**config.mk**
```make
export PLATFORM = sky130hd
export DESIGN_NAME = LASER
export DESIGN_NICKNAME = LASER
export VERILOG_FILES = /design/flow/design.v
export SDC_FILE = /design/flow/constraint.sdc
export NUM_CORES = 4
export LEC_CHECK = 0
export ABC_AREA = 1
export CAP_MARGIN = 20
export CORE_MARGIN = 2
export CORE_UTILIZATION = 67
export CTS_CLUSTER_SIZE = 74
export SLEW_MARGIN = 20
```
**constraint.sdc**
```tcl
create_clock -name core_clock -period 5.11 [get_ports {CLK}]
set_input_delay 1.0220 -clock core_clock [delete_from_list [all_inputs] [get_ports {CLK}]]
set_output_delay 1.0220 -clock core_clock [all_outputs]
set_load 0.01 [all_outputs]
```
**design.v**
```verilog
module LASER (
    input CLK,
    input RST,
    input [3:0] X,
    input [3:0] Y,
    output reg [3:0] C1X,
    output reg [3:0] C1Y,
    output reg [3:0] C2X,
    output reg [3:0] C2Y,
    output reg DONE
);
    localparam S_IDLE           = 4'd0;
    localparam S_READ           = 4'd1;
    localparam S_INIT_C1        = 4'd2;
    localparam S_CALC_C1        = 4'd3;
    localparam S_UPDATE_C1      = 4'd4;
    localparam S_INIT_C2        = 4'd5;
    localparam S_CALC_C2        = 4'd6;
    localparam S_UPDATE_C2      = 4'd7;
    localparam S_CHECK_CONV     = 4'd8;
    localparam S_DONE           = 4'd9;
    localparam S_WAIT           = 4'd10;
    reg [3:0] state;
    reg [5:0] pixel_count;
    reg [3:0] X_MEM [0:39];
    reg [3:0] Y_MEM [0:39];
    reg [5:0] mark_data;        
    reg [3:0] index_X, index_Y; 
    reg [5:0] current_hit_count;
    reg [5:0] best_hit_count;
    reg [3:0] best_c1x, best_c1y;
    reg [3:0] best_c2x, best_c2y;
    reg [3:0] old_c1x, old_c1y, old_c2x, old_c2y;
    reg p0_scan, p1_scan, p2_scan, p3_scan;    
    reg p0_fix,  p1_fix,  p2_fix,  p3_fix;     
    reg hit0, hit1, hit2, hit3;                
    reg [3:0] fixed_cx, fixed_cy;
    always @(posedge CLK or posedge RST) begin
        if (RST) begin
            state <= S_IDLE;
            pixel_count <= 0;
            DONE <= 0;
            C1X <= 0; C1Y <= 0; C2X <= 0; C2Y <= 0;
            mark_data <= 0;
            index_X <= 0; index_Y <= 0;
            current_hit_count <= 0; best_hit_count <= 0;
            best_c1x <= 0; best_c1y <= 0; best_c2x <= 0; best_c2y <= 0;
        end
        else begin
            case(state)
                S_IDLE: begin
                    DONE <= 0;
                    state <= S_READ;
                    best_c1x <= 0; best_c1y <= 0; best_c2x <= 0; best_c2y <= 0;
                    X_MEM[pixel_count] <= X;
                    Y_MEM[pixel_count] <= Y;
                    pixel_count <= pixel_count + 1;
                end
                S_READ: begin
                    X_MEM[pixel_count] <= X;
                    Y_MEM[pixel_count] <= Y;
                    if (pixel_count >= 39) begin
                        pixel_count <= 0;
                        state <= S_INIT_C1; 
                    end
                    else begin
                        pixel_count <= pixel_count + 1;
                    end
                end
                S_INIT_C1: begin
                    index_X <= 0;
                    index_Y <= 0;
                    best_hit_count <= 0; 
                    old_c1x <= best_c1x; old_c1y <= best_c1y;
                    old_c2x <= best_c2x; old_c2y <= best_c2y;
                    state <= S_CALC_C1;
                    mark_data <= 0;
                    current_hit_count <= 0;
                end
                S_CALC_C1: begin
                    current_hit_count <= current_hit_count + hit0 + hit1 + hit2 + hit3;
                    if (mark_data == 36) begin
                        state <= S_UPDATE_C1;
                        mark_data <= 0;
                    end
                    else begin
                        mark_data <= mark_data + 4;
                    end
                end
                S_UPDATE_C1: begin
                    if (current_hit_count >= best_hit_count) begin
                        best_hit_count <= current_hit_count;
                        best_c1x <= index_X;
                        best_c1y <= index_Y;
                    end
                    current_hit_count <= 0;
                    if (index_X == 15 && index_Y == 15) begin
                        state <= S_INIT_C2;
                    end
                    else begin
                        if (index_X == 15) begin
                            index_X <= 0;
                            index_Y <= index_Y + 1;
                        end else begin
                            index_X <= index_X + 1;
                        end
                        state <= S_CALC_C1; 
                    end
                end
                S_INIT_C2: begin
                    index_X <= 0;
                    index_Y <= 0;
                    best_hit_count <= 0; 
                    state <= S_CALC_C2;
                    mark_data <= 0;
                    current_hit_count <= 0;
                end
                S_CALC_C2: begin
                    current_hit_count <= current_hit_count + hit0 + hit1 + hit2 + hit3;
                    if (mark_data == 36) begin
                        state <= S_UPDATE_C2;
                        mark_data <= 0;
                    end
                    else begin
                        mark_data <= mark_data + 4;
                    end
                end
                S_UPDATE_C2: begin
                    if (current_hit_count >= best_hit_count) begin
                        best_hit_count <= current_hit_count;
                        best_c2x <= index_X;
                        best_c2y <= index_Y;
                    end
                    current_hit_count <= 0;
                    if (index_X == 15 && index_Y == 15) begin
                        state <= S_CHECK_CONV; 
                    end
                    else begin
                        if (index_X == 15) begin
                            index_X <= 0;
                            index_Y <= index_Y + 1;
                        end else begin
                            index_X <= index_X + 1;
                        end
                        state <= S_CALC_C2;
                    end
                end
                S_CHECK_CONV: begin
                    if (old_c1x == best_c1x && old_c1y == best_c1y && 
                        old_c2x == best_c2x && old_c2y == best_c2y) begin
                        state <= S_DONE;
                    end
                    else begin
                        state <= S_INIT_C1;
                    end
                end
                S_DONE: begin
                    C1X <= best_c1x; C1Y <= best_c1y;
                    C2X <= best_c2x; C2Y <= best_c2y;
                    DONE <= 1;
                    state <= S_WAIT;
                end
                S_WAIT: begin
                    DONE <= 0;
                    state <= S_IDLE;
                end
                default: state <= S_IDLE;
            endcase
        end
    end
    function check_hit;
        input [3:0] tx, ty, cx, cy;
        reg [3:0] abs_dx, abs_dy;
        begin
            abs_dx = (tx >= cx) ? (tx - cx) : (cx - tx);
            abs_dy = (ty >= cy) ? (ty - cy) : (cy - ty);
            if ( (abs_dx + abs_dy <= 4) || (abs_dx == 2 && abs_dy == 3) || (abs_dx == 3 && abs_dy == 2) )
                check_hit = 1'b1;
            else
                check_hit = 1'b0;
        end
    endfunction
    always @(*) begin
        if (state == S_CALC_C1) begin
            fixed_cx = best_c2x;
            fixed_cy = best_c2y;
        end
        else begin 
            fixed_cx = best_c1x;
            fixed_cy = best_c1y;
        end
    end
    always @(*) begin
        p0_scan = check_hit(X_MEM[mark_data],   Y_MEM[mark_data],   index_X, index_Y);
        p1_scan = check_hit(X_MEM[mark_data+1], Y_MEM[mark_data+1], index_X, index_Y);
        p2_scan = check_hit(X_MEM[mark_data+2], Y_MEM[mark_data+2], index_X, index_Y);
        p3_scan = check_hit(X_MEM[mark_data+3], Y_MEM[mark_data+3], index_X, index_Y);
        p0_fix = check_hit(X_MEM[mark_data],   Y_MEM[mark_data],   fixed_cx, fixed_cy);
        p1_fix = check_hit(X_MEM[mark_data+1], Y_MEM[mark_data+1], fixed_cx, fixed_cy);
        p2_fix = check_hit(X_MEM[mark_data+2], Y_MEM[mark_data+2], fixed_cx, fixed_cy);
        p3_fix = check_hit(X_MEM[mark_data+3], Y_MEM[mark_data+3], fixed_cx, fixed_cy);
        hit0 = p0_scan || p0_fix;
        hit1 = p1_scan || p1_fix;
        hit2 = p2_scan || p2_fix;
        hit3 = p3_scan || p3_fix;
    end
endmodule
```
**run.sh**
```bash
#!/bin/bash
# the make line also repeats each setting of config.mk as NAME=value (left out here)
make -C /OpenROAD-flow-scripts/flow DESIGN_CONFIG=/design/flow/config.mk WORK_HOME=/design/flow/orfs CLKGATE_MAP_FILE= finish
```
==> results of run 1 <==
## metrics by stage
step | setup WS, ns | std cells | setup TNS (ns)
finish | -0.5761 | 3116 | -2.918
global route | -0.7967 | 3116 | -4.184
CTS | -0.4576 | 3110 | -2.196
detailed placement | -0.5794 | 3017 | -2.875
global placement | -0.4683 | 3017 | -2.176
floorplan | -0.05513 | 2294 | -0.1212
## metal layers
metal  vias up  track usage (%)
met5         -                0
li1       8348                -
met4         2            22.86
met3       280            5.914
met2       989            63.81
met1      8697            46.40
## timing repair
action	in CTS	in global routing
pin swaps	58	20
cloned	1	0
gates resized	96	65
endpoints found under the setup margin	6	6
buffers inserted	23	6
hold buffers	0	0
## layout make-up
type | count | share of cell area (%)
clock inverter | 22 | 0.7008
tap | 448 | 2.000
sequential | 410 | 42.62
multi-input combinational | 1471 | 35.61
clock buffer | 48 | 3.638
timing repair inverter | 1 | 0.02678
timing repair buffer | 357 | 10.51
inverter | 359 | 4.897
==> results.py, run 1 <==
# Flow results
metrics = {
    "outcome": {
        "outcome": "complete, but fails checks",
        "violations": "setup timing",
    },
    "logic_synthesis": {
        "ys_sh_simple_pct": 16.74,
        "synth_warnings": 3,
        "syn_inst": 2294,
        "xor_share_pct": 2.664,
        "edf_count": 336,
        "fa_ha_area_share_pct": 13.06,
        "ys_dominant_reg_cell": "edfxtp_1",
        "top_cells_by_count": "533 x nand2_1, 342 x inv_1, 336 x edfxtp_1",
        "syn_avg_cell_area_um2": 9.891,
        "most_common_cell": "nand2_1",
        "synth_stat.cells": 2294,
        "yosysTopAreaCell": "edfxtp_1",
        "synth_area_um2": 22690,
        "yosysUniqueCellTypes": 47,
        "synthMuxAreaShare_pct": 0,
        "topCellsByArea": "edfxtp_1 44%, ha_1 9.3%, nand2_1 8.8%",
        "synthTopLogicFamily": "simple AND/OR/NAND/NOR gates",
        "yosys_area_um2": 22690,
        "post-synth-top-area-fraction_pct": 44.47,
        "ys.flops": 410,
        "fp_nets": 2515,
        "ys_seq_share_pct": 52.64,
        "async_flop_share_pct": 18.05,
        "synthAoiAreaFrac_pct": 7.847,
    },
    "timing": {
        "rsz0062_at_grt": "true",
        "hold_slack_ns": 0.3959,
        "finalCriticalPeriod_ns": 5.686,
        "worst_slew_pin_slew_ns": 1.085,
        "max_freq_mhz": 175.9,
        "fin_crit_sh_pct": 111.3,
        "worst_slack_ns": -0.5761,
        "worst_slew_margin_rel_pct": 27.41,
        "slew_viol_final": 0,
        "skew_ns": 0.04801,
        "hold_viol": 0,
        "setup_violations": 6,
    },
    "clock_tree": {
        "htree_levels": 2,
        "cts-buffers-inserted": 39,
        "cts-root-buf": "clkbuf_16",
        "clk_latency_ns": 0.57,
        "cts_tree": "done",
        "clockBufferDepth": 3,
        "cts.clk_slew.worst_paths_ns": 0.06,
        "cts.sinks": 410,
    },
    "setup_path": {
        "cp.buffers_inverters": 8,
        "slowest_delay_ns": 0.54,
        "rr_startpoint": "mark_data[3]$_DFFE_PP0P_",
        "r2r_cells": 31,
        "worstReg2RegEnd": "current_hit_count[4]$_DFFE_PP0P_",
        "crit_family": "adder cells",
        "critical_path.max_fanout": 8,
        "crit_slowest_cell": "fa_2",
        "worstSetupPathType": "flip-flop to flip-flop",
        "cp-endpoint": "current_hit_count[4]$_DFFE_PP0P_",
        "cp_num_cells": 31,
        "startpoint_type": "flip-flop",
        "end_kind": "flip-flop",
        "required_ns": 5.52,
        "critPathArrivalTime_ns": 6.09,
        "startpoint": "mark_data[3]$_DFFE_PP0P_",
        "r2r_setup_slack_ns": -0.58,
    },
    "pwr": {
        "p_leak_uw": 0.01227,
        "top_power_group": "sequential cells",
        "p_sw_uw": 1286,
        "powerClk_uw": 2800,
        "power_uw": 6488,
        "p_seq_uw": 3610,
        "peakVddDrop_v": 0.0005004,
        "p_comb_uw": 69.9,
        "powerDensity_nw_per_um2": 231.5,
        "swShare_pct": 19.83,
        "combPwrFrac_pct": 1.1,
        "p_int_uw": 5201,
        "seqPwrFrac_pct": 55.7,
        "p_clk_share_pct": 43.2,
    },
    "drt": {
        "num_vias": 18320,
        "met3_wirelength_mm": 5.804,
        "ant_nets": 0,
        "wl_per_cell_um": 21.19,
        "drt_first_pass_iters": 8,
        "wirelength_mm": 66.04,
        "avgViaCountPerCell": 5.878,
        "drt-initial-drc-count": 1805,
        "routed.top_layer": "met5",
        "diodes": 0,
        "drcViolationCount": 0,
        "wl_met1_mm": 23.69,
        "dr_wl_met2_mm": 31.95,
    },
    "placement": {
        "dpl-instance-area_um2": 25910,
        "routabilityCongestion": 0.9761,
        "port_buffers": 26,
        "place.detailed.hpwl_mm": 45.08,
    },
    "run": {
        "maxCapViolations": 0,
        "tool_warnings": 93,
    },
    "die": {
        "die_y_um": 188.0,
        "core_area_um2": 33450,
        "die_w_um": 188.0,
        "pin_count": 27,
        "fp.dieArea_um2": 35350,
        "fp_util_pct": 67.83,
        "rows": 67,
    },
    "grt": {
        "grt_max_degree": 41,
        "grt_first_pass_wirelength_mm": 101.3,
        "grt_pass1_vias": 18550,
        "grt_overflow": 0,
        "grt_util_all_layers_pct": 37.91,
        "antenna_found_initial": 1,
    },
    "worst_hold_path": {
        "min_from": "state[4]$_DFF_PP0_",
        "min_path_cells": 0,
        "hold_class": "flip-flop to flip-flop",
        "whs_endpoint": "state[0]$_DFF_PP1_",
    },
    "finish": {
        "nets": 2860,
        "logic_area_um2": 9981,
        "final_util_pct": 83.80,
        "syn2layout_area_growth_pct": 23.54,
        "ff_latch_area_um2": 11950,
        "fin_area_um2": 28030,
        "fill_cells": 1815,
    },
}
==> run 2, diff against run 1 <==
CORE_ASPECT_RATIO = 1.32   (was default)
CORE_UTILIZATION = 72   (was 67)
CTS_CLUSTER_DIAMETER = 397   (was default)
CTS_CLUSTER_SIZE = 100   (was 74)
PLACE_DENSITY = 0.41   (was default)
clock period = 3.59 ns   (was 5.11 ns; I/O delays follow)
==> results.py, run 2 <==
# Physical implementation metrics
metrics = {
    "logic_synthesis": {
        "yosys_area_um2": 22690,
        "synthTopLogicFamily": "simple AND/OR/NAND/NOR gates",
        "post-synth-top-area-fraction_pct": 44.47,
        "most_common_cell": "nand2_1",
        "ys.flops": 410,
        "fa_ha_area_share_pct": 13.06,
        "fp_nets": 2515,
        "xor_share_pct": 2.664,
        "synthAoiAreaFrac_pct": 7.847,
        "synthMuxAreaShare_pct": 0,
        "yosysTopAreaCell": "edfxtp_1",
        "syn_avg_cell_area_um2": 9.891,
        "yosysUniqueCellTypes": 47,
        "synth_warnings": 3,
        "synth_area_um2": 22690,
        "top_cells_by_count": "533 x nand2_1, 342 x inv_1, 336 x edfxtp_1",
        "ys_sh_simple_pct": 16.74,
        "async_flop_share_pct": 18.05,
        "synth_stat.cells": 2294,
        "edf_count": 336,
        "syn_inst": 2294,
        "ys_seq_share_pct": 52.64,
        "topCellsByArea": "edfxtp_1 44%, ha_1 9.3%, nand2_1 8.8%",
        "ys_dominant_reg_cell": "edfxtp_1",
    },
    "placement": {
        "place.detailed.hpwl_mm": 49.28,
        "dpl-instance-area_um2": 26450,
        "routabilityCongestion": 1.010,
        "port_buffers": 26,
        "pre_cts_slack_ns": -2.345,
    },
    "die": {
        "die_y_um": 208.0,
        "fp.dieArea_um2": 32960,
        "die_w_um": 158.5,
        "fp_util_pct": 73.15,
        "pin_count": 27,
        "core_area_um2": 31020,
        "rows": 74,
    },
    "outcome": {
        "firstError": "[ERROR DPL-0033] detailed placement checks failed during check placement.",
        "outcome": "aborted with a tool error",
        "stop_stage": "clock tree synthesis (4_1_cts)",
    },
}
run 2: per-stage QoR:
step                      instances  setup TNS (ns)  hold WS [ns]
after floorplan                2294          -8.597        0.3557
after global placement         3067          -11.19        0.3656
after detailed placement       3067          -13.08        0.3717
==> run 3, diff against run 2 <==
ABC_AREA = default   (was 1)
CORE_ASPECT_RATIO = default   (was 1.32)
CORE_UTILIZATION = 66   (was 72)
CTS_CLUSTER_DIAMETER = default   (was 397)
CTS_CLUSTER_SIZE = default   (was 100)
PLACE_DENSITY = default   (was 0.41)
SETUP_SLACK_MARGIN = 1.33   (was default)
clock period = 4.94 ns   (was 3.59 ns; I/O delays follow)
==> results.py, run 3 <==
# Flow results
metrics = {
    "outcome": {
        "outcome": "complete, but fails checks",
        "violations": "setup timing",
    },
    "timing": {
        "setup_violations": 6,
        "skew_ns": 0.04129,
        "max_freq_mhz": 155.9,
        "finalCriticalPeriod_ns": 6.416,
        "fin_crit_sh_pct": 129.9,
        "worst_slew_margin_rel_pct": 35.82,
        "slew_viol_final": 0,
        "rsz0062_at_grt": "true",
        "worst_slew_pin_slew_ns": 0.9591,
        "hold_viol": 0,
        "worst_slack_ns": -1.476,
    },
    "setup_path": {
        "required_ns": 5.36,
        "crit_family": "adder cells",
        "cp-endpoint": "current_hit_count[4]$_DFFE_PP0P_",
        "startpoint": "mark_data[2]$_DFFE_PP0P_",
        "cp.buffers_inverters": 4,
        "r2r_setup_slack_ns": -1.48,
        "end_kind": "flip-flop",
        "startpoint_type": "flip-flop",
        "critical_path.max_fanout": 5,
        "slowest_delay_ns": 0.53,
        "rr_startpoint": "mark_data[2]$_DFFE_PP0P_",
        "worstSetupPathType": "flip-flop to flip-flop",
        "cp_num_cells": 29,
        "worstReg2RegEnd": "current_hit_count[4]$_DFFE_PP0P_",
        "critPathArrivalTime_ns": 6.83,
        "crit_slowest_cell": "fa_1",
        "r2r_cells": 29,
    },
    "pwr": {
        "p_clk_share_pct": 42.9,
        "top_power_group": "sequential cells",
        "p_sw_uw": 1412,
        "p_comb_uw": 73.5,
        "p_int_uw": 5265,
        "powerDensity_nw_per_um2": 240.9,
        "p_seq_uw": 3740,
        "peakVddDrop_v": 0.0005051,
        "p_leak_uw": 0.01150,
        "combPwrFrac_pct": 1.1,
        "swShare_pct": 21.15,
        "seqPwrFrac_pct": 56.0,
        "powerClk_uw": 2870,
    },
    "logic_synthesis": {
        "synthTopLogicFamily": "AND-OR/OR-AND gates",
        "ys_dominant_reg_cell": "edfxtp_1",
        "syn_avg_cell_area_um2": 12.46,
        "syn_inst": 1763,
        "ys.flops": 410,
        "fp_nets": 1984,
        "topCellsByArea": "edfxtp_1 46%, ha_1 9.6%, dfrtp_1 8.3%",
        "synthMuxAreaShare_pct": 3.674,
        "xor_share_pct": 2.073,
        "yosysTopAreaCell": "edfxtp_1",
        "async_flop_share_pct": 18.05,
        "synth_area_um2": 21960,
        "post-synth-top-area-fraction_pct": 45.94,
        "ys_sh_simple_pct": 8.231,
        "synthAoiAreaFrac_pct": 14.55,
        "ys_seq_share_pct": 54.37,
        "fa_ha_area_share_pct": 13.49,
        "edf_count": 336,
        "most_common_cell": "edfxtp_1",
        "yosysUniqueCellTypes": 70,
        "synth_warnings": 3,
        "synth_stat.cells": 1763,
        "top_cells_by_count": "336 x edfxtp_1, 168 x ha_1, 140 x inv_1",
        "yosys_area_um2": 21960,
    },
    "drt": {
        "avgViaCountPerCell": 6.547,
        "ant_nets": 0,
        "num_vias": 17470,
        "wirelength_mm": 68.87,
        "drcViolationCount": 0,
        "drt_first_pass_iters": 7,
        "wl_per_cell_um": 25.80,
        "drt-initial-drc-count": 2217,
        "diodes": 0,
    },
    "finish": {
        "fill_cells": 1652,
        "fin_area_um2": 27710,
        "nets": 2418,
        "syn2layout_area_growth_pct": 26.17,
        "final_util_pct": 84.96,
    },
    "grt": {
        "grt_first_pass_wirelength_mm": 104.4,
        "grt_pass1_vias": 18140,
        "grt_max_degree": 41,
        "grt_overflow": 0,
        "grt_util_all_layers_pct": 39.49,
        "antenna_found_initial": 0,
    },
    "clock_tree": {
        "cts-buffers-inserted": 40,
        "cts-root-buf": "clkbuf_16",
        "cts.clk_slew.worst_paths_ns": 0.07,
        "cts_tree": "done",
        "cts.sinks": 410,
        "htree_levels": 2,
        "clockBufferDepth": 3,
        "clk_latency_ns": 0.56,
    },
    "die": {
        "die_w_um": 186.4,
        "pin_count": 27,
        "fp.dieArea_um2": 34760,
        "fp_util_pct": 67.34,
        "core_area_um2": 32620,
        "rows": 66,
        "die_y_um": 186.4,
    },
    "run": {
        "maxCapViolations": 0,
        "tool_warnings": 92,
    },
    "placement": {
        "port_buffers": 26,
        "routabilityCongestion": 0.9317,
        "dpl-instance-area_um2": 25640,
        "place.detailed.hpwl_mm": 45.83,
        "pre_cts_slack_ns": -1.433,
    },
    "worst_hold_path": {
        "min_from": "state[4]$_DFF_PP0_",
        "hold_class": "flip-flop to flip-flop",
        "whs_endpoint": "state[0]$_DFF_PP1_",
        "min_path_cells": 0,
    },
}
[run 3: cell type report]
type,count,area [µm²],area share [%]
Sequential cell,410,11950,43.10
Multi-Input combinational cell,1159,9852,35.55
Timing Repair Buffer,446,3641,13.14
Clock buffer,47,1037,3.743
Tap cell,442,553.0,1.996
Inverter,140,528.0,1.905
Clock inverter,25,156.4,0.5644
[run 3: what timing repair did]
item | 4_1_cts | 5_1_grt
endpoints found under the setup margin | 6 | 6
hold buffers | 0 | 0
gates cloned | 2 | 0
pin swaps | 26 | 13
resized | 101 | 31
setup buffers | 31 | 5
[run 3: stage by stage]
stage / setup TNS (ns) / std cells / total power, µW / hold WS (ns)
final: -8.258 / 2669 / 6677 / 0.4127
after global routing: -9.869 / 2669 / 6769 / 0.4282
after CTS: -6.185 / 2664 / 6622 / 0.4017
after detailed placement: -7.914 / 2559 / 3880 / 0.3676
after global placement: -7.498 / 2559 / 3877 / 0.3638
after floorplan: -4.886 / 1763 / 3820 / 0.3519
[run 3: per-layer routing]
layer / GRT usage, % / wire [µm] / up-vias
li1: - / - / 7475
met1: 46.70 / 23510 / 8377
met2: 65.69 / 32640 / 1238
met3: 8.520 / 7324 / 383
met4: 25.85 / 5389 / 0
met5: 0 / 0 / -
==> run 4, diff against run 3 <==
ABC_AREA = 1   (was default)
CELL_PAD_IN_SITES_DETAIL_PLACEMENT = 0   (was default)
CORE_UTILIZATION = 45   (was 66)
CTS_CLUSTER_DIAMETER = 172   (was default)
MAX_ROUTING_LAYER = met5   (was default)
PLACE_DENSITY_LB_ADDON = 0.24   (was default)
SETUP_SLACK_MARGIN = 0.44   (was 1.33)
TNS_END_PERCENT = 75   (was default)
clock period = 5.17 ns   (was 4.94 ns; I/O delays follow)
==> results.py, run 4 <==
# Flow results
metrics = {
    "clock_tree": {
        "cts-root-buf": "clkbuf_16",
        "htree_levels": 2,
        "cts_tree": "done",
        "cts.sinks": 410,
        "cts.clk_slew.worst_paths_ns": 0.06,
        "clockBufferDepth": 3,
        "cts-buffers-inserted": 42,
        "ctsHoldBuffers": 0,
        "clk_latency_ns": 0.56,
    },
    "drt": {
        "diodes": 0,
        "ant_nets": 0,
        "routed.top_layer": "met4",
        "dr_wl_met2_mm": 30.18,
        "drt_first_pass_iters": 5,
        "wirelength_mm": 63.42,
        "drt-initial-drc-count": 1537,
        "avgViaCountPerCell": 5.212,
        "wl_per_cell_um": 18.81,
        "drcViolationCount": 0,
        "met3_wirelength_mm": 3.584,
        "wl_met1_mm": 27.06,
        "num_vias": 17580,
    },
    "setup_path": {
        "startpoint_type": "flip-flop",
        "slowest_delay_ns": 0.52,
        "worstReg2RegEnd": "current_hit_count[4]$_DFFE_PP0P_",
        "rr_startpoint": "mark_data[2]$_DFFE_PP0P_",
        "crit_top_cell": "nand2_1",
        "crit_slowest_cell": "fa_2",
        "critPathArrivalTime_ns": 6.06,
        "cp-endpoint": "current_hit_count[4]$_DFFE_PP0P_",
        "end_kind": "flip-flop",
        "crit_family": "adder cells",
        "startpoint": "mark_data[2]$_DFFE_PP0P_",
        "cp_num_cells": 35,
        "required_ns": 5.61,
        "critical_path.max_fanout": 6,
        "r2r_setup_slack_ns": -0.45,
        "r2r_cells": 35,
        "cp.buffers_inverters": 10,
        "worstSetupPathType": "flip-flop to flip-flop",
    },
    "pwr": {
        "powerClk_uw": 2910,
        "p_sw_uw": 1302,
        "peakVddDrop_v": 0.0003555,
        "p_clk_share_pct": 44.4,
        "top_power_group": "sequential cells",
        "p_comb_uw": 69.9,
        "powerDensity_nw_per_um2": 227.4,
        "p_leak_uw": 0.01247,
        "p_int_uw": 5251,
        "power_uw": 6552,
        "seqPwrFrac_pct": 54.5,
        "p_seq_uw": 3570,
        "combPwrFrac_pct": 1.1,
        "swShare_pct": 19.87,
    },
    "logic_synthesis": {
        "fa_ha_area_share_pct": 13.06,
        "ys.flops": 410,
        "synth_area_um2": 22690,
        "yosysUniqueCellTypes": 47,
        "synth_stat.cells": 2294,
        "synthAoiAreaFrac_pct": 7.847,
        "yosys_area_um2": 22690,
        "ys_seq_share_pct": 52.64,
        "async_flop_share_pct": 18.05,
        "fp_nets": 2515,
        "post-synth-top-area-fraction_pct": 44.47,
        "synthTopLogicFamily": "simple AND/OR/NAND/NOR gates",
        "most_common_cell": "nand2_1",
        "top_cells_by_count": "533 x nand2_1, 342 x inv_1, 336 x edfxtp_1",
        "xor_share_pct": 2.664,
        "synth_warnings": 3,
        "ys_sh_simple_pct": 16.74,
        "yosysTopAreaCell": "edfxtp_1",
        "topCellsByArea": "edfxtp_1 44%, ha_1 9.3%, nand2_1 8.8%",
        "synthMuxAreaShare_pct": 0,
        "ys_dominant_reg_cell": "edfxtp_1",
        "edf_count": 336,
        "syn_avg_cell_area_um2": 9.891,
        "syn_inst": 2294,
    },
    "finish": {
        "nets": 2888,
        "final_util_pct": 57.66,
        "syn2layout_area_growth_pct": 26.97,
        "fill_cells": 4217,
    },
    "die": {
        "core_area_um2": 49970,
        "fp.dieArea_um2": 52230,
        "fp_util_pct": 45.41,
        "die_y_um": 228.5,
        "pin_count": 27,
        "rows": 82,
        "die_w_um": 228.5,
    },
    "grt": {
        "grt_util_all_layers_pct": 23.95,
        "grt_max_degree": 52,
        "grt_overflow": 0,
        "grt_pass1_vias": 17530,
        "antenna_found_initial": 0,
        "grt_first_pass_wirelength_mm": 96.70,
    },
    "placement": {
        "routabilityCongestion": 0.9228,
        "place.detailed.hpwl_mm": 45.62,
        "port_buffers": 26,
    },
    "timing": {
        "rsz0062_at_grt": "true",
        "fin_crit_sh_pct": 108.7,
        "setup_violations": 6,
        "max_freq_mhz": 177.9,
        "skew_ns": 0.01030,
        "worst_slack_ns": -0.4510,
        "hold_viol": 0,
        "worst_slew_pin_slew_ns": 1.037,
        "worst_slew_margin_rel_pct": 30.67,
        "hold_slack_ns": 0.3812,
        "finalCriticalPeriod_ns": 5.621,
        "slew_viol_final": 0,
    },
    "worst_hold_path": {
        "min_from": "state[4]$_DFF_PP0_",
        "hold_class": "flip-flop to flip-flop",
        "min_path_cells": 0,
        "whs_endpoint": "state[0]$_DFF_PP1_",
    },
    "run": {
        "maxCapViolations": 0,
        "tool_warnings": 90,
    },
    "outcome": {
        "violations": "setup timing",
        "outcome": "complete, but fails checks",
    },
}
## run 4: timing repair
action / CTS / global route
gates resized: 67 / 136
buffers inserted: 10 / 25
setup endpoints to repair: 6 / 6
cloned: 1 / 2
pin swaps: 12 / 53
## run 4: layout make-up
| cell class | instances | area, µm² | area share [%] |
|---|---|---|---|
| timing repair buffer | 381 | 3154 | 10.95 |
| multi-input combinational | 1471 | 10160 | 35.27 |
| inverter | 359 | 1375 | 4.773 |
| clock buffer | 55 | 1185 | 4.113 |
| sequential | 410 | 11950 | 41.46 |
| clock inverter | 22 | 133.9 | 0.4647 |
| tap | 672 | 840.8 | 2.919 |
| timing repair inverter | 2 | 13.76 | 0.04777 |
## run 4: metal layers
| metal | vias to the layer above | track usage, % |
|---|---|---|
| met5 | - | 0 |
| met4 | 0 | 10.31 |
| met3 | 119 | 3.518 |
| met2 | 564 | 39.87 |
| met1 | 8484 | 31.29 |
| li1 | 8409 | - |
## run 4: through the flow
| stage | instances | instance area [µm²] | worst slack (ns) | TNS, ns |
|---|---|---|---|---|
| global route | 3372 | 28810 | -0.7059 | -3.477 |
| finish | 3372 | 28810 | -0.4510 | -1.874 |
| detailed placement | 3257 | 26350 | -0.6412 | -3.210 |
| global placement | 3257 | 26350 | -0.5543 | -2.580 |
| CTS | 3345 | 27990 | -0.3786 | -1.538 |
| floorplan | 2294 | 23010 | 0.01313 | 0 |
==> run 5, diff against run 4 <==
ABC_AREA = default   (was 1)
CELL_PAD_IN_SITES_DETAIL_PLACEMENT = default   (was 0)
CORE_UTILIZATION = 70   (was 45)
CTS_CLUSTER_DIAMETER = default   (was 172)
CTS_CLUSTER_SIZE = 38   (was default)
MAX_ROUTING_LAYER = met4   (was met5)
PLACE_DENSITY_LB_ADDON = default   (was 0.24)
SETUP_SLACK_MARGIN = 0.89   (was 0.44)
TNS_END_PERCENT = default   (was 75)
clock period = 5.46 ns   (was 5.17 ns; I/O delays follow)
==> results.py, run 5 <==
# Flow results
metrics = {
    "outcome": {
        "outcome": "complete, but fails checks",
        "violations": "setup timing",
    },
    "run": {
        "maxCapViolations": 0,
        "tool_warnings": 92,
    },
    "logic_synthesis": {
        "synth_area_um2": 21960,
        "topCellsByArea": "edfxtp_1 46%, ha_1 9.6%, dfrtp_1 8.3%",
        "syn_inst": 1763,
        "ys.flops": 410,
        "xor_share_pct": 2.073,
        "synthAoiAreaFrac_pct": 14.55,
        "ys_seq_share_pct": 54.37,
        "most_common_cell": "edfxtp_1",
        "async_flop_share_pct": 18.05,
        "yosysTopAreaCell": "edfxtp_1",
        "synth_warnings": 3,
        "yosys_area_um2": 21960,
        "ys_sh_simple_pct": 8.231,
        "synthMuxAreaShare_pct": 3.674,
        "edf_count": 336,
        "fp_nets": 1984,
        "synth_stat.cells": 1763,
        "post-synth-top-area-fraction_pct": 45.94,
        "syn_avg_cell_area_um2": 12.46,
        "fa_ha_area_share_pct": 13.49,
        "ys_dominant_reg_cell": "edfxtp_1",
        "top_cells_by_count": "336 x edfxtp_1, 168 x ha_1, 140 x inv_1",
        "synthTopLogicFamily": "AND-OR/OR-AND gates",
        "yosysUniqueCellTypes": 70,
    },
    "grt": {
        "grt_overflow": 0,
        "antenna_found_initial": 5,
        "grt_util_all_layers_pct": 49.64,
        "grt_first_pass_wirelength_mm": 117.0,
        "grt_max_degree": 42,
        "grt_pass1_vias": 18910,
    },
    "finish": {
        "fill_cells": 1205,
        "syn2layout_area_growth_pct": 24.27,
        "fin_area_um2": 27290,
        "final_util_pct": 88.77,
        "nets": 2376,
        "instances_no_fill": 2587,
    },
    "drt": {
        "wl_per_cell_um": 32.82,
        "drcViolationCount": 0,
        "ant_nets": 0,
        "drt_first_pass_iters": 16,
        "num_vias": 19220,
        "avgViaCountPerCell": 7.430,
        "wirelength_mm": 84.89,
        "drt-initial-drc-count": 3683,
    },
    "timing": {
        "rsz0062_at_grt": "true",
        "skew_ns": 0.03722,
        "finalCriticalPeriod_ns": 6.956,
        "fin_crit_sh_pct": 127.4,
        "setup_violations": 6,
        "worst_slew_pin_slew_ns": 1.374,
        "worst_slew_margin_rel_pct": 7.408,
        "max_freq_mhz": 143.8,
        "hold_viol": 0,
        "slew_viol_final": 0,
        "worst_slack_ns": -1.496,
    },
    "pwr": {
        "powerClk_uw": 2730,
        "swShare_pct": 22.76,
        "p_int_uw": 4775,
        "combPwrFrac_pct": 1.2,
        "p_sw_uw": 1407,
        "p_comb_uw": 72.5,
        "p_clk_share_pct": 44.2,
        "p_seq_uw": 3380,
        "powerDensity_nw_per_um2": 226.5,
        "p_leak_uw": 0.01128,
        "top_power_group": "sequential cells",
        "seqPwrFrac_pct": 54.7,
        "peakVddDrop_v": 0.0003691,
    },
    "setup_path": {
        "required_ns": 5.88,
        "cp.buffers_inverters": 7,
        "worstSetupPathType": "flip-flop to flip-flop",
        "crit_family": "adder cells",
        "critical_path.max_fanout": 7,
        "r2r_cells": 29,
        "cp_num_cells": 29,
        "rr_startpoint": "mark_data[3]$_DFFE_PP0P_",
        "startpoint_type": "flip-flop",
        "startpoint": "mark_data[3]$_DFFE_PP0P_",
        "crit_slowest_cell": "fa_1",
        "worstReg2RegEnd": "current_hit_count[4]$_DFFE_PP0P_",
        "cp-endpoint": "current_hit_count[4]$_DFFE_PP0P_",
        "crit_top_cell": "buf_4",
        "critPathArrivalTime_ns": 7.37,
        "end_kind": "flip-flop",
        "slowest_delay_ns": 0.51,
        "r2r_setup_slack_ns": -1.50,
    },
    "die": {
        "core_area_um2": 30750,
        "pin_count": 27,
        "fp.dieArea_um2": 32810,
        "fp_util_pct": 71.43,
        "die_w_um": 181.1,
        "die_y_um": 181.1,
        "rows": 64,
    },
    "clock_tree": {
        "cts_tree": "done",
        "cts.sinks": 410,
        "clk_latency_ns": 0.58,
        "cts-root-buf": "clkbuf_16",
        "clockBufferDepth": 3,
        "cts-buffers-inserted": 39,
        "ctsHoldBuffers": 0,
        "cts.clk_slew.worst_paths_ns": 0.08,
        "htree_levels": 2,
    },
    "worst_hold_path": {
        "whs_endpoint": "state[0]$_DFF_PP1_",
        "hold_class": "flip-flop to flip-flop",
        "min_from": "state[4]$_DFF_PP0_",
        "min_path_cells": 0,
    },
    "placement": {
        "dp_cells": 2482,
        "port_buffers": 26,
        "place.detailed.hpwl_mm": 45.93,
        "routabilityCongestion": 0.9929,
        "dpl-instance-area_um2": 25310,
    },
}
run 5: repair_timing:
item	4_1_cts	5_1_grt
setup buffers	19	8
hold endpoints to repair	0	0
pin swaps	18	23
gates cloned	0	0
gates resized	70	57
setup endpoints to repair	6	6
run 5: metal layers:
metal / vias to the layer above / global-route usage, % / wire (µm)
li1: 7394 / - / -
met1: 8859 / 56.52 / 25440
met2: 2143 / 77.03 / 36860
met3: 825 / 13.95 / 13630
met4: 0 / 33.17 / 8973
met5: - / - / 0
run 5: through the flow:
| step | setup WS, ns | hold WS [ns] | total power, µW | TNS (ns) |
|---|---|---|---|---|
| final | -1.496 | 0.4312 | 6182 | -7.859 |
| after global routing | -1.543 | 0.4337 | 6192 | -8.281 |
| after CTS | -0.7886 | 0.4092 | 6009 | -4.251 |
| after detailed placement | -0.8935 | 0.3856 | 3510 | -4.742 |
| after global placement | -0.7838 | 0.3614 | 3507 | -3.969 |
| after floorplan | -0.4315 | 0.3519 | 3457 | -1.766 |
run 5: layout make-up:
cell class,count,area (µm²),share of cell area (%)
flip-flops and latches,410,11950,43.77
inverters,140,530.5,1.944
repair buffers,406,3248,11.90
well taps,396,495.5,1.815
multi-input cells,1158,9877,36.19
diodes,6,15.01,0.05501
clock inverters,21,123.9,0.4538
clock buffers,50,1059,3.878
==> run 6, diff against run 5 <==
ABC_AREA = 1   (was default)
CAP_MARGIN = 0   (was 20)
CORE_UTILIZATION = 71   (was 70)
CTS_CLUSTER_DIAMETER = 29   (was default)
CTS_CLUSTER_SIZE = default   (was 38)
MAX_ROUTING_LAYER = default   (was met4)
SETUP_SLACK_MARGIN = 1.33   (was 0.89)
clock period = 5.52 ns   (was 5.46 ns; I/O delays follow)
==> results.py, run 6 <==
# Flow results
metrics = {
    "pwr": {
        "top_power_group": "clock",
        "powerClk_uw": 4890,
        "powerDensity_nw_per_um2": 288.0,
        "seqPwrFrac_pct": 40.3,
        "combPwrFrac_pct": 0.9,
        "p_sw_uw": 1944,
        "p_comb_uw": 76.2,
        "p_clk_share_pct": 58.8,
        "peakVddDrop_v": 0.0004941,
        "p_int_uw": 6373,
        "p_seq_uw": 3350,
        "p_leak_uw": 0.01256,
        "power_uw": 8317,
        "swShare_pct": 23.37,
    },
    "placement": {
        "place.detailed.hpwl_mm": 44.57,
        "dpl-instance-area_um2": 25120,
        "dp_cells": 2875,
        "routabilityCongestion": 0.9594,
        "pre_cts_slack_ns": -0.3148,
        "port_buffers": 26,
    },
    "setup_path": {
        "critical_path.max_fanout": 9,
        "rr_startpoint": "mark_data[3]$_DFFE_PP0P_",
        "crit_slowest_cell": "a221oi_4",
        "crit_family": "adder cells",
        "r2r_setup_slack_ns": -1.58,
        "required_ns": 5.97,
        "cp.buffers_inverters": 8,
        "end_kind": "flip-flop",
        "startpoint": "mark_data[3]$_DFFE_PP0P_",
        "cp_num_cells": 32,
        "critPathArrivalTime_ns": 7.55,
        "crit_top_cell": "nand2_1",
        "r2r_cells": 32,
        "worstSetupPathType": "flip-flop to flip-flop",
        "startpoint_type": "flip-flop",
        "cp-endpoint": "current_hit_count[3]$_DFFE_PP0P_",
        "worstReg2RegEnd": "current_hit_count[3]$_DFFE_PP0P_",
        "slowest_delay_ns": 0.72,
    },
    "timing": {
        "setup_violations": 6,
        "worst_slew_margin_rel_pct": 17.02,
        "slew_viol_final": 0,
        "fin_crit_sh_pct": 128.6,
        "rsz0062_at_grt": "true",
        "worst_slew_pin_slew_ns": 1.232,
        "setup_tns_ns": -7.177,
        "finalCriticalPeriod_ns": 7.099,
        "hold_viol": 0,
        "max_freq_mhz": 140.9,
        "skew_ns": 0.04796,
        "worst_slack_ns": -1.579,
    },
    "outcome": {
        "violations": "setup timing",
        "outcome": "complete, but fails checks",
    },
    "clock_tree": {
        "cts.sinks": 410,
        "ctsHoldBuffers": 0,
        "clk_latency_ns": 0.64,
        "cts_tree": "done",
        "htree_levels": 3,
        "cts.clk_slew.worst_paths_ns": 0.06,
        "cts-root-buf": "clkbuf_16",
        "cts-buffers-inserted": 73,
        "clockBufferDepth": 3,
    },
    "drt": {
        "ant_nets": 0,
        "drcViolationCount": 0,
        "wirelength_mm": 102.3,
        "drt_first_pass_iters": 28,
        "num_vias": 22880,
        "avgViaCountPerCell": 7.491,
        "drt-initial-drc-count": 5571,
        "wl_per_cell_um": 33.50,
    },
    "die": {
        "pin_count": 27,
        "core_area_um2": 31470,
        "die_w_um": 182.8,
        "fp.dieArea_um2": 33400,
        "die_y_um": 182.8,
        "fp_util_pct": 72.09,
        "rows": 65,
    },
    "worst_hold_path": {
        "min_from": "state[4]$_DFF_PP0_",
        "min_path_cells": 0,
        "whs_endpoint": "state[0]$_DFF_PP1_",
        "hold_class": "flip-flop to flip-flop",
    },
    "grt": {
        "grt_util_all_layers_pct": 51.93,
        "grt_pass1_vias": 20980,
        "grt_max_degree": 51,
        "grt_first_pass_wirelength_mm": 126.6,
        "grt_overflow": 0,
        "antenna_found_initial": 8,
    },
    "logic_synthesis": {
        "yosysUniqueCellTypes": 47,
        "topCellsByArea": "edfxtp_1 44%, ha_1 9.3%, nand2_1 8.8%",
        "synthTopLogicFamily": "simple AND/OR/NAND/NOR gates",
        "ys.flops": 410,
        "yosys_area_um2": 22690,
        "xor_share_pct": 2.664,
        "synth_stat.cells": 2294,
        "syn_inst": 2294,
        "synth_area_um2": 22690,
        "post-synth-top-area-fraction_pct": 44.47,
        "top_cells_by_count": "533 x nand2_1, 342 x inv_1, 336 x edfxtp_1",
        "syn_avg_cell_area_um2": 9.891,
        "async_flop_share_pct": 18.05,
        "ys_dominant_reg_cell": "edfxtp_1",
        "most_common_cell": "nand2_1",
        "synth_warnings": 3,
        "synthAoiAreaFrac_pct": 7.847,
        "yosysTopAreaCell": "edfxtp_1",
        "fa_ha_area_share_pct": 13.06,
        "ys_sh_simple_pct": 16.74,
        "fp_nets": 2515,
        "ys_seq_share_pct": 52.64,
        "edf_count": 336,
        "synthMuxAreaShare_pct": 0,
    },
    "finish": {
        "fill_cells": 1049,
        "instances_no_fill": 3054,
        "nets": 2810,
        "syn2layout_area_growth_pct": 27.27,
        "fin_area_um2": 28880,
    },
    "run": {
        "tool_warnings": 93,
        "maxCapViolations": 0,
    },
}
-- run 6: metal layers --
metal,vias up,track usage (%),part of all wire (%)
met5,-,2.519,0.35
met3,1291,19.70,18
li1,8301,-,-
met1,10190,58.54,28
met4,14,42.10,13
met2,3083,79.10,40
-- run 6: metrics by stage --
step	hold slack [ns]	util (%)
global placement	0.3617	79.81
global route	0.4158	91.72
CTS	0.4143	88.92
finish	0.4030	91.75
floorplan	0.3557	-
detailed placement	0.3740	79.81
-- run 6: layout make-up --
| cell class | instances | area (µm²) | area share, % |
|---|---|---|---|
| antenna | 7 | 17.52 | 0.06066 |
| clock buffer | 90 | 1974 | 6.837 |
| timing repair buffer | 273 | 2332 | 8.076 |
| inverter | 359 | 1375 | 4.762 |
| tap | 402 | 503.0 | 1.742 |
| sequential | 410 | 11950 | 41.37 |
| multi-input combinational | 1472 | 10230 | 35.44 |
| clock inverter | 41 | 495.5 | 1.716 |
-- run 6: timing repair --
item                                    CTS  global route
pin swaps                                38            76
endpoints found under the setup margin    6             6
resized                                  56           151
buffers inserted                         20            20
gates cloned                              0             1
==> run 7, diff against run 6 <==
ABC_AREA = default   (was 1)
CAP_MARGIN = 20   (was 0)
CORE_ASPECT_RATIO = 1.78   (was default)
CORE_UTILIZATION = 40   (was 71)
CTS_CLUSTER_DIAMETER = 316   (was 29)
GPL_ROUTABILITY_DRIVEN = 0   (was default)
MAX_ROUTING_LAYER = met4   (was default)
PLACE_DENSITY = 0.4   (was default)
SETUP_SLACK_MARGIN = 0.85   (was 1.33)
clock period = 4.69 ns   (was 5.52 ns; I/O delays follow)
==> results.py, run 7 <==
# Flow results
metrics = {
    "placement": {
        "port_buffers": 26,
        "place.detailed.hpwl_mm": 58.30,
    },
    "pwr": {
        "top_power_group": "sequential cells",
        "p_sw_uw": 1570,
        "swShare_pct": 20.88,
        "powerClk_uw": 3510,
        "p_seq_uw": 3940,
        "p_comb_uw": 78.2,
        "power_uw": 7521,
        "peakVddDrop_v": 0.0003430,
        "p_int_uw": 5951,
        "combPwrFrac_pct": 1.0,
        "p_leak_uw": 0.01194,
        "seqPwrFrac_pct": 52.3,
        "powerDensity_nw_per_um2": 259.9,
        "p_clk_share_pct": 46.6,
    },
    "grt": {
        "grt_util_all_layers_pct": 27.34,
        "antenna_found_initial": 0,
        "grt_max_degree": 59,
        "grt_overflow": 0,
        "grt_first_pass_wirelength_mm": 111.1,
        "grt_pass1_vias": 17370,
    },
    "worst_hold_path": {
        "hold_class": "flip-flop to flip-flop",
        "min_path_cells": 0,
        "min_from": "state[4]$_DFF_PP0_",
        "whs_endpoint": "state[0]$_DFF_PP1_",
    },
    "drt": {
        "avgViaCountPerCell": 5.442,
        "drcViolationCount": 0,
        "wl_per_cell_um": 25.11,
        "drt_first_pass_iters": 5,
        "ant_nets": 0,
        "wirelength_mm": 75.16,
        "dr_wl_met2_mm": 42.49,
        "drt-initial-drc-count": 895,
        "wl_met1_mm": 27.00,
        "met3_wirelength_mm": 1.881,
        "diodes": 0,
        "num_vias": 16290,
        "routed.top_layer": "met4",
    },
    "logic_synthesis": {
        "fa_ha_area_share_pct": 13.49,
        "synthAoiAreaFrac_pct": 14.55,
        "yosysUniqueCellTypes": 70,
        "topCellsByArea": "edfxtp_1 46%, ha_1 9.6%, dfrtp_1 8.3%",
        "xor_share_pct": 2.073,
        "edf_count": 336,
        "syn_avg_cell_area_um2": 12.46,
        "yosys_area_um2": 21960,
        "ys_dominant_reg_cell": "edfxtp_1",
        "synth_warnings": 3,
        "ys_sh_simple_pct": 8.231,
        "synthTopLogicFamily": "AND-OR/OR-AND gates",
        "async_flop_share_pct": 18.05,
        "ys.flops": 410,
        "synth_area_um2": 21960,
        "syn_inst": 1763,
        "ys_seq_share_pct": 54.37,
        "most_common_cell": "edfxtp_1",
        "synth_stat.cells": 1763,
        "post-synth-top-area-fraction_pct": 45.94,
        "fp_nets": 1984,
        "yosysTopAreaCell": "edfxtp_1",
        "synthMuxAreaShare_pct": 3.674,
        "top_cells_by_count": "336 x edfxtp_1, 168 x ha_1, 140 x inv_1",
    },
    "setup_path": {
        "critPathArrivalTime_ns": 6.60,
        "r2r_cells": 26,
        "startpoint_type": "flip-flop",
        "worstSetupPathType": "flip-flop to flip-flop",
        "slowest_delay_ns": 0.54,
        "end_kind": "flip-flop",
        "required_ns": 5.21,
        "cp.buffers_inverters": 7,
        "r2r_setup_slack_ns": -1.40,
        "rr_startpoint": "mark_data[2]$_DFFE_PP0P_",
        "critical_path.max_fanout": 4,
        "cp_num_cells": 26,
        "cp-endpoint": "current_hit_count[1]$_DFFE_PP0P_",
        "crit_slowest_cell": "fa_2",
        "startpoint": "mark_data[2]$_DFFE_PP0P_",
        "crit_top_cell": "buf_4",
        "crit_family": "adder cells",
        "worstReg2RegEnd": "current_hit_count[1]$_DFFE_PP0P_",
    },
    "die": {
        "fp.dieArea_um2": 56880,
        "die_w_um": 179.6,
        "die_y_um": 316.6,
        "rows": 114,
        "core_area_um2": 54340,
        "fp_util_pct": 40.42,
        "pin_count": 27,
    },
    "clock_tree": {
        "clockBufferDepth": 3,
        "cts-root-buf": "clkbuf_16",
        "htree_levels": 2,
        "cts.clk_slew.worst_paths_ns": 0.07,
        "cts.sinks": 410,
        "clk_latency_ns": 0.59,
        "cts-buffers-inserted": 40,
        "cts_tree": "done",
    },
    "finish": {
        "final_util_pct": 53.24,
        "logic_area_um2": 9990,
        "ff_latch_area_um2": 11950,
        "syn2layout_area_growth_pct": 31.72,
        "nets": 2486,
        "fill_cells": 4748,
    },
    "timing": {
        "hold_slack_ns": 0.3799,
        "rsz0062_at_grt": "true",
        "fin_crit_sh_pct": 129.8,
        "worst_slew_pin_slew_ns": 1.111,
        "worst_slew_margin_rel_pct": 25.35,
        "hold_viol": 0,
        "setup_violations": 6,
        "finalCriticalPeriod_ns": 6.086,
        "max_freq_mhz": 164.3,
        "worst_slack_ns": -1.396,
        "slew_viol_final": 0,
        "skew_ns": 0.03878,
    },
    "run": {
        "tool_warnings": 92,
        "maxCapViolations": 0,
    },
    "outcome": {
        "violations": "setup timing",
        "outcome": "complete, but fails checks",
    },
}
==> run 7: final cells by class <==
type	count	area share, %
inverters	140	1.834
flip-flops and latches	410	41.29
repair buffers	515	14.38
multi-input cells	1158	34.53
clock buffers	47	3.693
clock inverters	27	1.267
well taps	696	3.010
==> run 7: metrics by stage <==
step	TNS, ns	cells	instance area, µm²	setup slack [ns]
after global placement	-10.15	2892	26580	-1.808
after CTS	-8.125	2979	28480	-1.418
after floorplan	-6.386	1763	22080	-1.202
after detailed placement	-10.29	2892	26590	-1.806
final	-7.693	2993	28930	-1.396
after global routing	-9.565	2993	28930	-1.696
==> run 7: timing repair <==
action / CTS / global route
setup buffers: 13 / 14
pin swaps: 16 / 35
hold buffers: 0 / 0
endpoints found under the setup margin: 6 / 6
resized: 80 / 78
==> run 7: per-layer routing <==
metal | track usage (%) | vias up
met2 | 53.47 | 342
li1 | - | 7609
met3 | 1.769 | 170
met4 | 12.03 | 0
met1 | 27.74 | 8167
met5 | - | -
==> run 8, diff against run 7 <==
ABC_AREA = 1   (was default)
CAP_MARGIN = 15   (was 20)
CORE_ASPECT_RATIO = default   (was 1.78)
CORE_UTILIZATION = 72   (was 40)
CTS_CLUSTER_DIAMETER = default   (was 316)
CTS_CLUSTER_SIZE = 72   (was default)
GPL_ROUTABILITY_DRIVEN = default   (was 0)
MAX_ROUTING_LAYER = default   (was met4)
PLACE_DENSITY = 0.64   (was 0.4)
SETUP_SLACK_MARGIN = -0.27   (was 0.85)
SLEW_MARGIN = 30   (was 20)
clock period = 5.13 ns   (was 4.69 ns; I/O delays follow)
==> results.py, run 8 <==
# Flow results
metrics = {
    "setup_path": {
        "worstSetupPathType": "flip-flop to flip-flop",
        "rr_startpoint": "mark_data[4]$_DFFE_PP0P_",
        "r2r_setup_slack_ns": -0.95,
        "startpoint_type": "flip-flop",
        "critPathArrivalTime_ns": 6.52,
        "worstReg2RegEnd": "current_hit_count[4]$_DFFE_PP0P_",
        "startpoint": "mark_data[4]$_DFFE_PP0P_",
        "required_ns": 5.56,
        "crit_family": "adder cells",
        "slowest_delay_ns": 0.56,
        "end_kind": "flip-flop",
        "r2r_cells": 35,
        "crit_slowest_cell": "fa_2",
        "cp.buffers_inverters": 9,
        "crit_top_cell": "nand2_2",
        "critical_path.max_fanout": 7,
        "cp-endpoint": "current_hit_count[4]$_DFFE_PP0P_",
        "cp_num_cells": 35,
    },
    "logic_synthesis": {
        "synth_area_um2": 22690,
        "yosys_area_um2": 22690,
        "ys_seq_share_pct": 52.64,
        "xor_share_pct": 2.664,
        "syn_inst": 2294,
        "ys_dominant_reg_cell": "edfxtp_1",
        "top_cells_by_count": "533 x nand2_1, 342 x inv_1, 336 x edfxtp_1",
        "fa_ha_area_share_pct": 13.06,
        "post-synth-top-area-fraction_pct": 44.47,
        "async_flop_share_pct": 18.05,
        "topCellsByArea": "edfxtp_1 44%, ha_1 9.3%, nand2_1 8.8%",
        "fp_nets": 2515,
        "ys.flops": 410,
        "synth_warnings": 3,
        "ys_sh_simple_pct": 16.74,
        "most_common_cell": "nand2_1",
        "synth_stat.cells": 2294,
        "edf_count": 336,
        "syn_avg_cell_area_um2": 9.891,
        "synthTopLogicFamily": "simple AND/OR/NAND/NOR gates",
        "synthMuxAreaShare_pct": 0,
        "yosysUniqueCellTypes": 47,
        "yosysTopAreaCell": "edfxtp_1",
        "synthAoiAreaFrac_pct": 7.847,
    },
    "grt": {
        "grt_util_all_layers_pct": 46.35,
        "grt_max_degree": 47,
        "grt_pass1_vias": 19980,
        "antenna_found_initial": 3,
        "grt_overflow": 0,
        "grt_first_pass_wirelength_mm": 114.4,
    },
    "pwr": {
        "powerDensity_nw_per_um2": 236.6,
        "p_leak_uw": 0.01241,
        "p_clk_share_pct": 45.3,
        "powerClk_uw": 3040,
        "p_int_uw": 5216,
        "swShare_pct": 22.31,
        "combPwrFrac_pct": 1.2,
        "seqPwrFrac_pct": 53.6,
        "p_sw_uw": 1498,
        "top_power_group": "sequential cells",
        "p_seq_uw": 3600,
        "peakVddDrop_v": 0.0004178,
        "p_comb_uw": 77.7,
    },
    "drt": {
        "drt-initial-drc-count": 3561,
        "num_vias": 21170,
        "drt_first_pass_iters": 14,
        "wirelength_mm": 86.43,
        "ant_nets": 0,
        "wl_per_cell_um": 28.02,
        "drcViolationCount": 0,
        "avgViaCountPerCell": 6.862,
    },
    "timing": {
        "finalCriticalPeriod_ns": 6.083,
        "slew_viol_final": 0,
        "worst_slew_margin_rel_pct": 21.80,
        "rsz0062_at_grt": "true",
        "worst_slew_pin_slew_ns": 1.169,
        "worst_slack_ns": -0.9534,
        "fin_crit_sh_pct": 118.6,
        "max_freq_mhz": 164.4,
        "hold_viol": 0,
        "skew_ns": 0.04105,
        "setup_violations": 6,
        "hold_slack_ns": 0.3993,
    },
    "die": {
        "fp.dieArea_um2": 32950,
        "pin_count": 27,
        "fp_util_pct": 72.46,
        "die_y_um": 181.5,
        "core_area_um2": 31310,
        "rows": 65,
        "die_w_um": 181.5,
    },
    "outcome": {
        "outcome": "complete, but fails checks",
        "violations": "setup timing",
    },
    "placement": {
        "dpl-instance-area_um2": 25720,
        "port_buffers": 26,
        "routabilityCongestion": 0.9608,
        "place.detailed.hpwl_mm": 45.49,
    },
    "run": {
        "maxCapViolations": 0,
        "tool_warnings": 95,
    },
    "clock_tree": {
        "clk_latency_ns": 0.58,
        "clockBufferDepth": 3,
        "cts.sinks": 410,
        "cts-root-buf": "clkbuf_16",
        "cts-buffers-inserted": 39,
        "htree_levels": 2,
        "cts.clk_slew.worst_paths_ns": 0.07,
        "cts_tree": "done",
    },
    "finish": {
        "final_util_pct": 90.61,
        "syn2layout_area_growth_pct": 25.04,
        "fin_area_um2": 28370,
        "nets": 2875,
        "fill_cells": 1177,
    },
    "worst_hold_path": {
        "whs_endpoint": "state[0]$_DFF_PP1_",
        "min_from": "state[4]$_DFF_PP0_",
        "hold_class": "flip-flop to flip-flop",
        "min_path_cells": 0,
    },
}
run 8: timing repair:
action	CTS	global route
setup buffers	25	18
hold buffers	0	0
endpoints found under the setup margin	6	6
pin swaps	51	62
resized	164	90
run 8: cell type report:
cell class	count	area [µm²]	share of cell area [%]
antenna	1	2.502	0.008820
clock buffer	50	1049	3.696
clock inverter	19	186.4	0.6571
inverter	359	1380	4.864
multi-input combinational	1471	10210	35.98
sequential	410	11950	42.11
tap	402	503.0	1.773
timing repair buffer	373	3097	10.92
run 8: metal layers:
metal | share of wire (%) | vias to the layer above | track usage (%) | routed length [µm]
met2 | 44 | 2319 | 75.65 | 37890
met4 | 12 | 2 | 31.15 | 9982
met3 | 15 | 892 | 10.81 | 13080
met1 | 29 | 9559 | 55.35 | 25460
li1 | - | 8397 | - | -
met5 | 0.019 | - | 0 | 16
run 8: per-stage QoR:
| step | setup TNS, ns | power [µW] | setup slack [ns] | std cells |
|---|---|---|---|---|
| after CTS | -2.146 | 6505 | -0.4683 | 3069 |
| after global placement | -3.764 | 3736 | -0.7815 | 2978 |
| after floorplan | -0.7756 | 3679 | -0.2355 | 2294 |
| final | -4.896 | 6714 | -0.9534 | 3085 |
| after detailed placement | -4.671 | 3738 | -0.9264 | 2978 |
| after global routing | -6.412 | 6737 | -1.198 | 3084 |
==> run 9, diff against run 8 <==
CAP_MARGIN = 20   (was 15)
CTS_CLUSTER_DIAMETER = 277   (was default)
CTS_CLUSTER_SIZE = default   (was 72)
GPL_TIMING_DRIVEN = 1   (was default)
MIN_ROUTING_LAYER = met1   (was default)
PLACE_DENSITY = default   (was 0.64)
PLACE_DENSITY_LB_ADDON = 0.18   (was default)
SETUP_SLACK_MARGIN = default   (was -0.27)
SLEW_MARGIN = 20   (was 30)
clock period = 5.09 ns   (was 5.13 ns; I/O delays follow)
==> results.py, run 9 <==
# Flow results
metrics = {
    "outcome": {
        "outcome": "complete, but fails checks",
        "violations": "setup timing",
    },
    "pwr": {
        "swShare_pct": 23.05,
        "p_seq_uw": 3620,
        "combPwrFrac_pct": 1.2,
        "peakVddDrop_v": 0.0005842,
        "powerDensity_nw_per_um2": 243.9,
        "p_int_uw": 5329,
        "powerClk_uw": 3220,
        "p_clk_share_pct": 46.5,
        "p_leak_uw": 0.01242,
        "top_power_group": "sequential cells",
        "seqPwrFrac_pct": 52.3,
        "p_sw_uw": 1596,
        "p_comb_uw": 80.9,
    },
    "placement": {
        "dp_cells": 2967,
        "dpl-instance-area_um2": 25870,
        "routabilityCongestion": 1.025,
        "port_buffers": 26,
        "pre_cts_slack_ns": -0.8271,
        "place.detailed.hpwl_mm": 46.98,
    },
    "setup_path": {
        "crit_slowest_cell": "fa_1",
        "required_ns": 5.53,
        "cp.buffers_inverters": 9,
        "r2r_cells": 36,
        "crit_family": "adder cells",
        "cp_num_cells": 36,
        "worstReg2RegEnd": "current_hit_count[4]$_DFFE_PP0P_",
        "worstSetupPathType": "flip-flop to flip-flop",
        "slowest_delay_ns": 0.54,
        "cp-endpoint": "current_hit_count[4]$_DFFE_PP0P_",
        "r2r_setup_slack_ns": -2.35,
        "critPathArrivalTime_ns": 7.88,
        "startpoint": "mark_data[3]$_DFFE_PP0P_",
        "critical_path.max_fanout": 10,
        "rr_startpoint": "mark_data[3]$_DFFE_PP0P_",
        "startpoint_type": "flip-flop",
        "end_kind": "flip-flop",
    },
    "run": {
        "tool_warnings": 90,
        "maxCapViolations": 0,
    },
    "clock_tree": {
        "clockBufferDepth": 3,
        "htree_levels": 2,
        "cts.sinks": 410,
        "cts_tree": "done",
        "cts-buffers-inserted": 41,
        "cts-root-buf": "clkbuf_16",
        "cts.clk_slew.worst_paths_ns": 0.07,
        "clk_latency_ns": 0.57,
    },
    "die": {
        "core_area_um2": 31310,
        "fp.dieArea_um2": 32950,
        "die_w_um": 181.5,
        "fp_util_pct": 72.46,
        "die_y_um": 181.5,
        "rows": 65,
        "pin_count": 27,
    },
    "drt": {
        "wl_met1_mm": 27.08,
        "drt_first_pass_iters": 31,
        "drt-initial-drc-count": 5259,
        "routed.top_layer": "met5",
        "wirelength_mm": 99.87,
        "avgViaCountPerCell": 7.370,
        "num_vias": 22740,
        "met3_wirelength_mm": 18.55,
        "wl_per_cell_um": 32.37,
        "dr_wl_met2_mm": 40.36,
        "ant_nets": 0,
        "drcViolationCount": 0,
    },
    "worst_hold_path": {
        "hold_class": "flip-flop to flip-flop",
        "min_from": "state[4]$_DFF_PP0_",
        "min_path_cells": 0,
        "whs_endpoint": "state[0]$_DFF_PP1_",
    },
    "logic_synthesis": {
        "ys_dominant_reg_cell": "edfxtp_1",
        "synth_warnings": 3,
        "fa_ha_area_share_pct": 13.06,
        "ys_seq_share_pct": 52.64,
        "synth_area_um2": 22690,
        "yosysUniqueCellTypes": 47,
        "fp_nets": 2515,
        "topCellsByArea": "edfxtp_1 44%, ha_1 9.3%, nand2_1 8.8%",
        "yosys_area_um2": 22690,
        "ys.flops": 410,
        "synthAoiAreaFrac_pct": 7.847,
        "xor_share_pct": 2.664,
        "ys_sh_simple_pct": 16.74,
        "synth_stat.cells": 2294,
        "top_cells_by_count": "533 x nand2_1, 342 x inv_1, 336 x edfxtp_1",
        "syn_avg_cell_area_um2": 9.891,
        "synthTopLogicFamily": "simple AND/OR/NAND/NOR gates",
        "edf_count": 336,
        "synthMuxAreaShare_pct": 0,
        "most_common_cell": "nand2_1",
        "syn_inst": 2294,
        "post-synth-top-area-fraction_pct": 44.47,
        "async_flop_share_pct": 18.05,
        "yosysTopAreaCell": "edfxtp_1",
    },
    "timing": {
        "rsz0062_at_grt": "true",
        "setup_tns_ns": -13.31,
        "worst_slew_margin_rel_pct": 10.51,
        "setup_violations": 6,
        "worst_slew_pin_slew_ns": 1.337,
        "slew_viol_final": 0,
        "worst_slack_ns": -2.354,
        "skew_ns": 0.03204,
        "fin_crit_sh_pct": 146.2,
        "finalCriticalPeriod_ns": 7.444,
        "hold_viol": 0,
        "max_freq_mhz": 134.3,
    },
    "finish": {
        "syn2layout_area_growth_pct": 25.15,
        "final_util_pct": 90.69,
        "fill_cells": 1107,
        "fin_area_um2": 28400,
        "nets": 2870,
        "instances_no_fill": 3085,
    },
    "grt": {
        "grt_overflow": 0,
        "grt_pass1_vias": 21440,
        "grt_util_all_layers_pct": 51.72,
        "grt_first_pass_wirelength_mm": 126.0,
        "grt_max_degree": 57,
        "antenna_found_initial": 8,
    },
}
## run 9: final cells by class
cell class              instances  area, µm²  share of cell area (%)
flip-flops and latches        410      11950                   42.07
multi-input cells            1471      10210                   35.96
repair buffers                366       3047                   10.73
inverters                     359       1388                   4.887
clock buffers                  62       1199                   4.221
well taps                     402      503.0                   1.771
clock inverters                13      97.59                  0.3437
diodes                          2      5.005                 0.01763
## run 9: per-stage QoR
stage / power [µW] / hold slack [ns]
finish: 6925 / 0.4109
global route: 6908 / 0.4063
CTS: 6656 / 0.3979
detailed placement: 3764 / 0.3737
global placement: 3763 / 0.3614
floorplan: 3708 / 0.3557
## run 9: repair_timing
| action | CTS | global route |
|---|---|---|
| setup buffers | 25 | 16 |
| hold buffers | 0 | 0 |
| resized | 89 | 104 |
| pin swaps | 35 | 67 |
| endpoints found under the setup margin | 6 | 6 |
## run 9: layer usage
metal | track usage (%) | vias to the layer above
li1 | - | 8383
met1 | 56.59 | 10040
met2 | 79.75 | 2975
met3 | 19.37 | 1324
met4 | 44.65 | 14
met5 | 0.4444 | -
Power is estimated from default activity; no workload was simulated.
